==> trial 40 <==
==> flow/design.v (excerpt) <==
module audio_core
(
	input AUD_BCLK,
	input rst,
	input [2:0]SW,
	input AUD_ADCLRCK,
	input AUD_ADCDAT,
	input AUD_DACLRCK,
	output AUD_DACDAT
);
Settings: LEC_CHECK=0, CAP_MARGIN=5, CORE_MARGIN=2, CORE_UTILIZATION=71, MAX_ROUTING_LAYER=met4, SLEW_MARGIN=20; clock period 18.5 ns.
run.sh (not shown) runs the stock make flow with config.mk's settings and CLKGATE_MAP_FILE=.
==> trial 2 (differences from trial 40) <==
Settings changed: ABC_AREA set to 1, CAP_MARGIN 5 to 20, CELL_PAD_IN_SITES_DETAIL_PLACEMENT set to 0, CORE_ASPECT_RATIO set to 1.17, CORE_MARGIN 2 to 7, CORE_UTILIZATION 71 to 37, CTS_CLUSTER_DIAMETER set to 206, PLACE_DENSITY_LB_ADDON set to 0.03, SLEW_MARGIN 20 to 35, TNS_END_PERCENT set to 40.
==> flow/constraint.sdc (replaced) <==
create_clock -name core_clock -period 30.8 [get_ports {AUD_BCLK}]
set_input_delay 6.1600 -clock core_clock [delete_from_list [all_inputs] [get_ports {AUD_BCLK}]]
set_output_delay 6.1600 -clock core_clock [all_outputs]
set_load 0.01 [all_outputs]
==> qor summary <==
metric                                                                  trial 40     trial 2
Adder-Cell Fraction of Synth Area                                          0.135       0.146
Gate count of the mapped netlist                                           7,529       8,194
Multiplexer fraction of the synthesized cell area                         0.0554     0.00243
Number of placement rows                                                     102         145
Summed standard-cell area reported by yosys                           0.0551 mm2  0.0500 mm2
Inserted Clock Buffers                                                        22          28
Routability congestion estimate from global placement                       1.02       0.879
Floorplan-stage core utilization                                           0.714       0.374
# placed instances                                                         9,652       9,856
Chip Width                                                                282 um      354 um
Total of cells resized after clock tree synthesis                            229           0
Total standard cell area after synthesis                              0.0551 mm2  0.0500 mm2
Pre-CTS setup slack                                                     -3.25 ns     8.58 ns
Core region area                                                      0.0771 mm2   0.134 mm2
Number of buffers added for setup after CTS                                   70           0
Vert. Die Dim                                                             282 um      412 um
Simple share                                                               0.223       0.425
Cell Area, Placed                                                     0.0665 mm2  0.0514 mm2
Ao+oa area frac                                                            0.323      0.0967
Result of the run                                      aborted with a tool error  timing/DRC/antenna clean
Last stage reached                                                       5_1_grt           -
HPWL after DPL                                                            143 mm      116 mm
Count of cell types in the netlist                                           148          78


==> sierra: inputs <==
==> flow/design.v <==
module AudioADC
(
input rst,  
input AUD_BCLK,  
input AUD_ADCLRCK,  
input AUD_ADCDAT,  
output reg done,
output reg [31:0]digital_signal_out
);
parameter START = 3'd0, RECIEVE = 3'd1, DONE = 3'd2, ERROR = 3'd3;
reg [2:0]S, NS;
reg [4:0]bits_left;
reg [31:0]temp_data;
always @(posedge AUD_BCLK or negedge rst)
begin
	if(rst == 1'b0)
		S <= START;
	else
		S <= NS;
end
always @ (posedge AUD_BCLK or negedge rst)
begin
	if(rst == 0)
	begin
		done <= 1'b0;
		bits_left <= 5'd31;
		digital_signal_out <= 31'd0;
	end
	else		
		case(S)
			START: 
			begin
				done <= 1'b0;
				bits_left <= 5'd31;
			end
			RECIEVE:
			begin
				bits_left <= bits_left - 5'd1;
				temp_data[bits_left] <= AUD_ADCDAT;
			end	
			DONE:
			begin
				done <= 1'b1;
				bits_left <= 5'd31;			
				digital_signal_out <= temp_data;
			end	
		endcase
end
always @ (*)
begin
	case (S)
		START:
		begin
			if(AUD_ADCLRCK == 1'd1)
				NS = RECIEVE;
			else
				NS = START;
		end
		RECIEVE:
		begin
			if(bits_left == 5'd0)
				NS = DONE;
			else
				NS = RECIEVE;
		end
		DONE: NS = START;
		ERROR: NS = ERROR;
		default: NS = ERROR;
	endcase
end
endmodule
module AudioDAC
(
input rst,
input AUD_BCLK,  
input AUD_DACLRCK,  
input [31:0]digital_signal_in,
output reg done,
output reg AUD_DACDAT  
);
parameter START = 3'd0, SEND = 3'd1, DONE = 3'd2, ERROR = 3'd3;
reg [2:0]S, NS;
reg [4:0]bits_left;
reg [31:0]temp_data;
always @(posedge AUD_BCLK or negedge rst)
begin
	if(rst == 1'b0)
		S <= START;
	else
		S <= NS;
end
always @ (posedge AUD_BCLK or negedge rst)
begin
	if(rst == 0)
		begin
			done <= 1'b0;
			bits_left <= 5'd31;
			temp_data <= 32'd0;
		end
	else
		case(S)
			START:
			begin
				done <= 1'b0;
				bits_left <= 5'd31;
				temp_data <= digital_signal_in;
			end
			SEND: bits_left <= bits_left - 5'd1;
			DONE:
			begin
				done <= 1'b1;				
				bits_left <= 5'd31;
			end
		endcase
end
always @ (*)
begin
	AUD_DACDAT = temp_data[bits_left];
	case (S)
		START:
		begin
			if(AUD_DACLRCK == 1)
				NS = SEND;
			else
				NS = START;	
		end
		SEND:
		begin
			if(bits_left == 5'd0)
				NS = DONE;
			else
				NS = SEND;
		end
		DONE: NS = START;
		ERROR: NS = ERROR;
		default: NS = ERROR;
	endcase
end
endmodule
module LowPassFilter
(
input rst,
input AUDIO_CLK, 
input AUD_DACLRCK, 
input [31:0]currentADCData,
output reg [31:0]lowPassFilterOutput
);
reg [31:0]lastAudioIn;
reg [31:0]lastOutput;
wire signed [31:0]leftAudio = {{16{currentADCData[31]}}, currentADCData[31:16]};
wire signed [31:0]leftLastOutput = {{16{lastOutput[31]}}, lastOutput[31:16]};
reg signed [31:0]leftResult;
wire signed [31:0]rightAudio = { {16{currentADCData[15]}}, currentADCData[15:0]};
wire signed [31:0]rightLastOutput = {{16{lastOutput[15]}}, lastOutput[15:0]};
reg signed [31:0]rightResult;
always @ (*)
begin
	leftResult = (($signed(32'd16) * $signed(leftAudio)) / $signed(32'd141)) + (($signed(32'd125) * $signed(leftLastOutput)) / $signed(32'd141));
	rightResult = (($signed(32'd16) * $signed(rightAudio)) / $signed(32'd141)) + (($signed(32'd125) * $signed(rightLastOutput)) / $signed(32'd141));
	lowPassFilterOutput[31:16] = leftResult[15:0];
	lowPassFilterOutput[15:0] =  rightResult[15:0];
end
always @ (posedge AUDIO_CLK or negedge rst)
begin	
	if(rst == 0)
		lastOutput <= 32'd0;
	else 
		if(AUD_DACLRCK == 1'b1)
			lastOutput <= lowPassFilterOutput;
end
endmodule
module HighPassFilter
(
input rst,
input AUDIO_CLK, 
input AUD_DACLRCK,  
input [31:0]currentADCData,
output reg [31:0]highPassFilterOutput
);
reg [31:0]lastAudioIn;
reg [31:0]lastOutput;
wire signed [31:0]leftAudio = {{16{currentADCData[31]}}, currentADCData[31:16]};
wire signed [31:0]leftLastOutput = {{16{lastOutput[31]}}, lastOutput[31:16]};
wire signed [31:0]leftLastInput = { {16{lastAudioIn[31]}}, lastAudioIn[31:16]};
reg signed [31:0]leftResult;
wire signed [31:0]rightAudio = {{16{currentADCData[15]}}, currentADCData[15:0]};
wire signed [31:0]rightLastOutput = {{16{lastOutput[15]}}, lastOutput[15:0]};
wire signed [31:0]rightLastInput = {{16{lastAudioIn[15]}}, lastAudioIn[15:0]};
reg signed [31:0]rightResult;
always @ (*)
begin
	leftResult = (($signed(32'd16) * ($signed(leftLastOutput) + $signed(leftAudio) - $signed(leftLastInput))) / $signed(32'd141));
	rightResult = (($signed(32'd16) * ($signed(rightLastOutput) + $signed(rightAudio) - $signed(rightLastInput))) / $signed(32'd141));
	highPassFilterOutput[31:16] = leftResult[15:0];
	highPassFilterOutput[15:0] =  rightResult[15:0];
end
always @ (posedge AUDIO_CLK or negedge rst)
begin	
	if(rst == 0)
	begin
		lastOutput <= 32'd0;
		lastAudioIn <= 32'd0;
	end
	else 
		if(AUD_DACLRCK == 1'b1)
		begin
			lastOutput <= highPassFilterOutput;
			lastAudioIn <= currentADCData;
		end
end
endmodule
module EchoFilter
(
input rst,
input AUDIO_CLK, 
input AUD_DACLRCK, 
input [31:0]currentADCData,
output reg [31:0]echoFilterOutput
);
reg [31:0]lastAudioIn;
wire signed [31:0]leftAudio = {{16{currentADCData[31]}}, currentADCData[31:16]};
wire signed [31:0]leftLastInput = {{16{lastAudioIn[31]}}, lastAudioIn[31:16]};
reg signed [31:0]leftResult;
wire signed [31:0]rightAudio = {{16{currentADCData[15]}}, currentADCData[15:0]};
wire signed [31:0]rightLastInput = {{16{lastAudioIn[15]}}, lastAudioIn[15:0]};
reg signed [31:0]rightResult;
always @ (*)
begin
	leftResult = (($signed(32'd3) * $signed(leftLastInput)) / $signed(32'd4)) + $signed(leftAudio) ;
	rightResult = (($signed(32'd3) * $signed(rightLastInput)) / $signed(32'd4)) + $signed(rightAudio);
	echoFilterOutput[31:16] = leftResult[15:0];
	echoFilterOutput[15:0] =  rightResult[15:0];
end
always @ (posedge AUDIO_CLK or negedge rst)
begin	
	if(rst == 0)
		lastAudioIn <= 32'd0;
	else 
		if(AUD_DACLRCK == 1'b1)
			lastAudioIn <= currentADCData;
end
endmodule
module audio_core
(
	input AUD_BCLK,
	input rst,
	input [2:0]SW,
	input AUD_ADCLRCK,
	input AUD_ADCDAT,
	input AUD_DACLRCK,
	output AUD_DACDAT
);
wire DACDone;
wire ADCDone;
wire [31:0]currentADCData;
reg [31:0]currentDACData;
AudioDAC myDAC(
	rst,  
	AUD_BCLK,  
	AUD_DACLRCK,  
	currentDACData,  
	DACDone,  
	AUD_DACDAT  
);
AudioADC myADC(
	rst,  
	AUD_BCLK,  
	AUD_ADCLRCK,  
	AUD_ADCDAT,  
	ADCDone,  
	currentADCData  
);
wire [31:0]lowPassFilterOutput;
LowPassFilter lowpass(rst, AUD_BCLK, AUD_DACLRCK, currentADCData, lowPassFilterOutput);
wire [31:0]highPassFilterOutput;
HighPassFilter highpass(rst, AUD_BCLK, AUD_DACLRCK, currentADCData, highPassFilterOutput);
wire [31:0]echoFilterOutput;
EchoFilter echo(rst, AUD_BCLK, AUD_DACLRCK, currentADCData, echoFilterOutput);
always @(*)
begin
	case({SW[2], SW[1], SW[0]})
		3'b001: currentDACData = lowPassFilterOutput; 
		3'b010: currentDACData = highPassFilterOutput; 
		3'b100: currentDACData = echoFilterOutput; 
		default: currentDACData = currentADCData;
	endcase
end
endmodule
==> flow/run.sh <==
#!/bin/bash
# the make line also repeats each setting of config.mk as NAME=value (left out here)
make -C /OpenROAD-flow-scripts/flow DESIGN_CONFIG=/design/flow/config.mk WORK_HOME=/design/flow/orfs CLKGATE_MAP_FILE= finish
==> flow/config.mk <==
export PLATFORM = sky130hd
export DESIGN_NAME = audio_core
export DESIGN_NICKNAME = audio_core
export VERILOG_FILES = /design/flow/design.v
export SDC_FILE = /design/flow/constraint.sdc
export NUM_CORES = 4
export LEC_CHECK = 0
export CAP_MARGIN = 15
export CORE_MARGIN = 2
export CORE_UTILIZATION = 72
export CTS_CLUSTER_DIAMETER = 354
export CTS_CLUSTER_SIZE = 99
export PLACE_DENSITY = 0.37
export SETUP_SLACK_MARGIN = -0.46
export SLEW_MARGIN = 20
==> flow/constraint.sdc <==
create_clock -name core_clock -period 16.7 [get_ports {AUD_BCLK}]
set_input_delay 3.3400 -clock core_clock [delete_from_list [all_inputs] [get_ports {AUD_BCLK}]]
set_output_delay 3.3400 -clock core_clock [all_outputs]
set_load 0.01 [all_outputs]
==> inputs of harbor, as changes to sierra <==
ABC_AREA = 1   (was default)
CAP_MARGIN = 20   (was 15)
CORE_UTILIZATION = 63   (was 72)
CTS_CLUSTER_DIAMETER = default   (was 354)
CTS_CLUSTER_SIZE = default   (was 99)
PLACE_DENSITY = default   (was 0.37)
PLACE_DENSITY_LB_ADDON = 0.01   (was default)
SETUP_SLACK_MARGIN = default   (was -0.46)
==> flow/constraint.sdc (replaced) <==
create_clock -name core_clock -period 17.2 [get_ports {AUD_BCLK}]
set_input_delay 3.4400 -clock core_clock [delete_from_list [all_inputs] [get_ports {AUD_BCLK}]]
set_output_delay 3.4400 -clock core_clock [all_outputs]
set_load 0.01 [all_outputs]
==> results <==
harbor reached the layout checks and failed them: setup timing. sierra stopped in 5_1_grt.
Die size: sierra is smaller than harbor (about 3.6%).
In sierra the synthesized area is larger than in harbor, by 10%.
Between sierra and harbor, the lower synthesized cell count is in sierra (gap 8.1%, measured against harbor).
